Design alu_top, start of the top module:
module alu_top (
    input             clk,
    input      [31:0] A,
    input      [31:0] B,
    input      [3:0]  ALU_Sel,
    output reg [31:0] ALU_Out,
    output reg        Carryout,
    output reg        Overflow
);
Size in the first run: about 100 flip-flops, ~100 I/O pins, roughly 0.041 mm² of cells after synthesis.
==> flow/config.mk <==
export PLATFORM = sky130hd
export DESIGN_NAME = alu_top
export DESIGN_NICKNAME = alu_top
export VERILOG_FILES = /design/flow/design.v
export SDC_FILE = /design/flow/constraint.sdc
export NUM_CORES = 4
export LEC_CHECK = 0
export ABC_AREA = 1
export CAP_MARGIN = 15
export CORE_ASPECT_RATIO = 1.03
export CORE_MARGIN = 2
export CORE_UTILIZATION = 55
export CTS_CLUSTER_DIAMETER = 330
export CTS_CLUSTER_SIZE = 11
export GPL_ROUTABILITY_DRIVEN = 0
export MIN_ROUTING_LAYER = met1
export PLACE_DENSITY = 0.6
export SLEW_MARGIN = 20
export TNS_END_PERCENT = 15
==> flow/constraint.sdc <==
create_clock -name core_clock -period 10.2 [get_ports {clk}]
set_input_delay 2.0400 -clock core_clock [delete_from_list [all_inputs] [get_ports {clk}]]
set_output_delay 2.0400 -clock core_clock [all_outputs]
set_load 0.01 [all_outputs]
run.sh (not shown) runs the stock make flow with config.mk's settings and CLKGATE_MAP_FILE=.
==> next run, changes <==
==> flow/config.mk (replaced) <==
export PLATFORM = sky130hd
export DESIGN_NAME = alu_top
export DESIGN_NICKNAME = alu_top
export VERILOG_FILES = /design/flow/design.v
export SDC_FILE = /design/flow/constraint.sdc
export NUM_CORES = 4
export LEC_CHECK = 0
export CAP_MARGIN = 15
export CELL_PAD_IN_SITES_DETAIL_PLACEMENT = 2
export CORE_ASPECT_RATIO = 1.03
export CORE_MARGIN = 2
export CORE_UTILIZATION = 55
export GPL_ROUTABILITY_DRIVEN = 0
export GPL_TIMING_DRIVEN = 0
export MAX_ROUTING_LAYER = met5
export MIN_ROUTING_LAYER = met1
export PLACE_DENSITY = 0.55
export SETUP_SLACK_MARGIN = 1.31
export SLEW_MARGIN = 15
export TNS_END_PERCENT = 50
Result:
- The changed run failed in detailed placement
- die size goes down by about 7%
- synthesized area is lower by 7.4%
- synthesized cell count decreases by about 26%
==> next run, changes <==
==> flow/config.mk (replaced) <==
export PLATFORM = sky130hd
export DESIGN_NAME = alu_top
export DESIGN_NICKNAME = alu_top
export VERILOG_FILES = /design/flow/design.v
export SDC_FILE = /design/flow/constraint.sdc
export NUM_CORES = 4
export LEC_CHECK = 0
export ABC_AREA = 1
export CAP_MARGIN = 15
export CORE_ASPECT_RATIO = 1.03
export CORE_MARGIN = 10
export CORE_UTILIZATION = 55
export CTS_CLUSTER_DIAMETER = 272
export CTS_CLUSTER_SIZE = 100
export GPL_ROUTABILITY_DRIVEN = 0
export MIN_ROUTING_LAYER = met1
export PLACE_DENSITY = 0.6
export SETUP_SLACK_MARGIN = 0.51
export SLEW_MARGIN = 20
export TNS_END_PERCENT = 15
Outcome: Now the flow completed with no timing, DRC or antenna violations; die area increases by 21%; synthesized area increases by 8.0%; synthesized cell count increases by 35%.


Starting RTL as in the previous note.
Settings: LEC_CHECK=0, ABC_AREA=1, CAP_MARGIN=20, CORE_ASPECT_RATIO=0.92, CORE_MARGIN=2, CORE_UTILIZATION=63, CTS_CLUSTER_DIAMETER=397, CTS_CLUSTER_SIZE=98, SETUP_SLACK_MARGIN=1.23, SLEW_MARGIN=20; clock period 8.2 ns.
Then changed:
Settings changed: ABC_AREA 1 to unset, CORE_ASPECT_RATIO 0.92 to unset, CORE_UTILIZATION 63 to 72, CTS_CLUSTER_DIAMETER 397 to unset, CTS_CLUSTER_SIZE 98 to unset, PLACE_DENSITY set to 0.64, SETUP_SLACK_MARGIN 1.23 to unset.
Clock period 8.2 ns to 6.73 ns, I/O delays scaled along.
=>
- This time the run finished with negative setup slack left
- critical path depth shrinks by 2
- sequential share of layout area is lower by 0.30 points
- via count shrinks by 10%
- final cell count decreases by about 20%
- cell area stays flat
- register-to-register slack got worse by 2.1 ns
- wire length decreases by 9.2%
- non-clock buffer count grows by 355
- worst hold slack gets better by 0.11 ns
- core utilization climbs by 17 points
Then changed:
Settings changed: CTS_CLUSTER_SIZE set to 50, SETUP_SLACK_MARGIN set to 1.96.
The new run completed, yet does not pass: negative setup slack.
Sequential share of layout area is about the same.
Die size does not change.
Maximum frequency hardly moves.
Final area grows by 0.74%.
Hold slack is worse by 0.043 ns.
Via count rose by 0.60%.
Wire length falls by 0.38%.
Synthesized area is unchanged.
Synthesized cell count stays the same.


Setup of try-fjord:
alu_top again, from the RTL that the note above started with.
clock: 6.22 ns
lec_check: 0
cap_margin: 15
cell_pad_in_sites_detail_placement: 2
core_aspect_ratio: 1.03
core_margin: 2
core_utilization: 33
gpl_routability_driven: 1
gpl_timing_driven: 1
max_routing_layer: met5
min_routing_layer: met1
place_density: 0.55
setup_slack_margin: 1.31
slew_margin: 0
tns_end_percent: 50
Run status, try-fjord: aborted in global routing, error GRT-0232
The following lists how try-xenon was set up differently from try-fjord:
# try-fjord
export LEC_CHECK = 0
export CAP_MARGIN = 15
export CELL_PAD_IN_SITES_DETAIL_PLACEMENT = 2
export CORE_ASPECT_RATIO = 1.03
export CORE_MARGIN = 2
export CORE_UTILIZATION = 33
export GPL_ROUTABILITY_DRIVEN = 1
export GPL_TIMING_DRIVEN = 1
export MAX_ROUTING_LAYER = met5
export MIN_ROUTING_LAYER = met1
export PLACE_DENSITY = 0.55
export SETUP_SLACK_MARGIN = 1.31
export SLEW_MARGIN = 0
export TNS_END_PERCENT = 50
create_clock -name core_clock -period 6.22 [get_ports {clk}]
# try-xenon
export LEC_CHECK = 0
export CAP_MARGIN = 15
export CORE_ASPECT_RATIO = 1.03
export CORE_MARGIN = 2
export CORE_UTILIZATION = 72
export CTS_CLUSTER_SIZE = 76
export GPL_ROUTABILITY_DRIVEN = 1
export HOLD_SLACK_MARGIN = -0.04
export MIN_ROUTING_LAYER = met1
export PLACE_DENSITY = 0.35
export SLEW_MARGIN = 20
export TNS_END_PERCENT = 75
create_clock -name core_clock -period 6.67 [get_ports {clk}]
--- outcome ---
- try-xenon vs try-fjord — post-CTS setup repair buffer count dropped by more than half
- Yosys stat cell total: try-xenon vs try-fjord identical
- try-xenon vs. try-fjord: area of the chip decreased about 54%, AND-OR/OR-AND share of the synthesized area closely matched the old numbers, synthesized area has remained practically unchanged.
- Layout checks on try-xenon: not met. Flow itself completed; violations: setup timing.
- Going from try-fjord to try-xenon, number of top-level design ports was more or less identical; post-CTS resize count went down by 68; final HPWL from detailed placement went down by about 40%; placer congestion estimate went up by about 9%; standard cell core area went down by 62000 um2.
The following lists how try-willow was set up differently from try-xenon:
# try-xenon
export LEC_CHECK = 0
export CAP_MARGIN = 15
export CORE_ASPECT_RATIO = 1.03
export CORE_MARGIN = 2
export CORE_UTILIZATION = 72
export CTS_CLUSTER_SIZE = 76
export GPL_ROUTABILITY_DRIVEN = 1
export HOLD_SLACK_MARGIN = -0.04
export MIN_ROUTING_LAYER = met1
export PLACE_DENSITY = 0.35
export SLEW_MARGIN = 20
export TNS_END_PERCENT = 75
create_clock -name core_clock -period 6.67 [get_ports {clk}]
# try-willow
export LEC_CHECK = 0
export CAP_MARGIN = 15
export CORE_ASPECT_RATIO = 0.54
export CORE_MARGIN = 2
export CORE_UTILIZATION = 72
export GPL_ROUTABILITY_DRIVEN = 1
export HOLD_SLACK_MARGIN = -0.04
export MIN_ROUTING_LAYER = met1
export PLACE_DENSITY = 0.64
export SETUP_SLACK_MARGIN = 1.68
export SLEW_MARGIN = 20
export TNS_END_PERCENT = 75
create_clock -name core_clock -period 6.67 [get_ports {clk}]
[summary]
try-willow completed end to end; final checks failed (setup timing).
try-xenon and try-willow ended up with roughly the same area of the mapped netlist.
When try-willow is measured against try-xenon, its final setup skew turns out 18 ps higher.
In the route summary, try-willow ends up with a via count below that of try-xenon.
In the reports for try-willow and try-xenon, the larger length of routed met3 wiring belongs to try-willow.
Min worst path buffer plus inverter count across try-willow and try-xenon: try-willow
Sort try-willow and try-xenon by critical path depth asc -> top: try-willow


The RTL this note starts from:
==> flow/design.v <==
module ALU (A, B, ALU_Sel, ALU_Out, Carryout, Overflow);
parameter ADD  = 0;
parameter SUB  = 1;
parameter MUL_HIGH = 2;
parameter MUL_LOW = 3;
input [31:0] A;
input [31:0] B;
input [3:0] ALU_Sel;
output [31:0] ALU_Out;
output Carryout;
output Overflow;
reg[31:0] ALU_32Result;
reg[63:0] ALU_64Result;
always @(*)
begin
    ALU_32Result = 32'h00000000;
    ALU_64Result = 64'h0000000000000000;
    case(ALU_Sel)
        ADD:        ALU_32Result = A + B;
        SUB:        ALU_32Result = A - B;
        MUL_HIGH:	ALU_64Result = A * B;
        MUL_LOW:	ALU_64Result = A * B;
        default:
        begin
            ALU_32Result = 32'h00000000;
            ALU_64Result = 64'h0000000000000000;
        end
    endcase
end
assign ALU_Out = (ALU_Sel == MUL_LOW)? ALU_64Result[31:0]: (ALU_Sel == MUL_HIGH)? ALU_64Result[63:32]:ALU_32Result[31:0];
assign Carryout = 1'b0;
assign Overflow = 1'b0;
endmodule
module alu_top (
    input             clk,
    input      [31:0] A,
    input      [31:0] B,
    input      [3:0]  ALU_Sel,
    output reg [31:0] ALU_Out,
    output reg        Carryout,
    output reg        Overflow
);
reg [31:0] a_q, b_q;
reg [3:0]  sel_q;
wire [31:0] out_d;
wire        carry_d, ovf_d;
ALU u_alu (
    .A(a_q), .B(b_q), .ALU_Sel(sel_q),
    .ALU_Out(out_d), .Carryout(carry_d), .Overflow(ovf_d)
);
always @(posedge clk) begin
    a_q      <= A;
    b_q      <= B;
    sel_q    <= ALU_Sel;
    ALU_Out  <= out_d;
    Carryout <= carry_d;
    Overflow <= ovf_d;
end
endmodule
Settings: LEC_CHECK=0, ABC_AREA=1, CAP_MARGIN=25, CELL_PAD_IN_SITES_DETAIL_PLACEMENT=2, CORE_MARGIN=2, CORE_UTILIZATION=40, CTS_CLUSTER_SIZE=27, GPL_ROUTABILITY_DRIVEN=0, GPL_TIMING_DRIVEN=0, MAX_ROUTING_LAYER=met4, MIN_ROUTING_LAYER=met2, PLACE_DENSITY_LB_ADDON=0.22, SETUP_SLACK_MARGIN=0.33, SLEW_MARGIN=20; clock period 9.0 ns.
The baseline failed in 5_1_grt on GRT-0116.
==> next run, changes <==
- ABC_AREA: 1 -> not set
- CAP_MARGIN: 25 -> 20
- CELL_PAD_IN_SITES_DETAIL_PLACEMENT: 2 -> not set
- CTS_CLUSTER_SIZE: 27 -> 24
- GPL_ROUTABILITY_DRIVEN: 0 -> not set
- GPL_TIMING_DRIVEN: 0 -> not set
- MAX_ROUTING_LAYER: met4 -> not set
- MIN_ROUTING_LAYER: met2 -> not set
- PLACE_DENSITY_LB_ADDON: 0.22 -> not set
- SETUP_SLACK_MARGIN: 0.33 -> not set
- TNS_END_PERCENT: not set -> 10
What happened:
- With this change the flow finished clean
- synthesized area fell by 7.4%
- die size is lower by 7.3%
- synthesized cell count went down by 26%
==> next run, changes <==
- CORE_UTILIZATION: 40 -> 72
- CTS_CLUSTER_SIZE: 24 -> not set
- PLACE_DENSITY: not set -> 0.65
- TNS_END_PERCENT: 10 -> not set
- clock period: 9.0 -> 6.23 ns (I/O delays scaled with it)
Result: The changed run completed, yet does not pass: negative setup slack; flip-flop count stays the same; global-route usage goes up by 23 points; non-clock buffer count goes up by 449; die size goes down by 44%; setup slack loses 2.0 ns; clock-buffer cell count does not change; clock skew is about the same.
==> next run, changes <==
- CORE_UTILIZATION: 72 -> 68
- CTS_CLUSTER_SIZE: not set -> 100
- PLACE_DENSITY: 0.65 -> not set
- clock period: 6.23 -> 6.12 ns (I/O delays scaled with it)
The new run completed and failed the layout checks on negative setup slack.
Routed wire length goes down by 5.2%.
Clock skew rises by 0.0072 ns.
Setup slack gets better by 0.12 ns.
Global-route usage came out lower by 2.1 points.
Hold slack is better by 0.037 ns.
Synthesized cell count is unchanged.
Clock-buffer cell count is unchanged.
Final area climbs by about 1.1%.
Final cell count grows by 1.5%.
==> next run, changes <==
- CORE_UTILIZATION: 68 -> 40
- CTS_CLUSTER_SIZE: 100 -> not set
- clock period: 6.12 -> 9.0 ns (I/O delays scaled with it)
After rerunning: The changed run went through all stages and came out clean; worst hold slack loses 0.084 ns; first-iteration DRC count came out lower by 47%; area after synthesis stays the same; worst setup slack improved by 1.9 ns; global-route usage fell by 21 points; sequential cell count stays the same; fmax drops by 12%; via count falls by 12%.
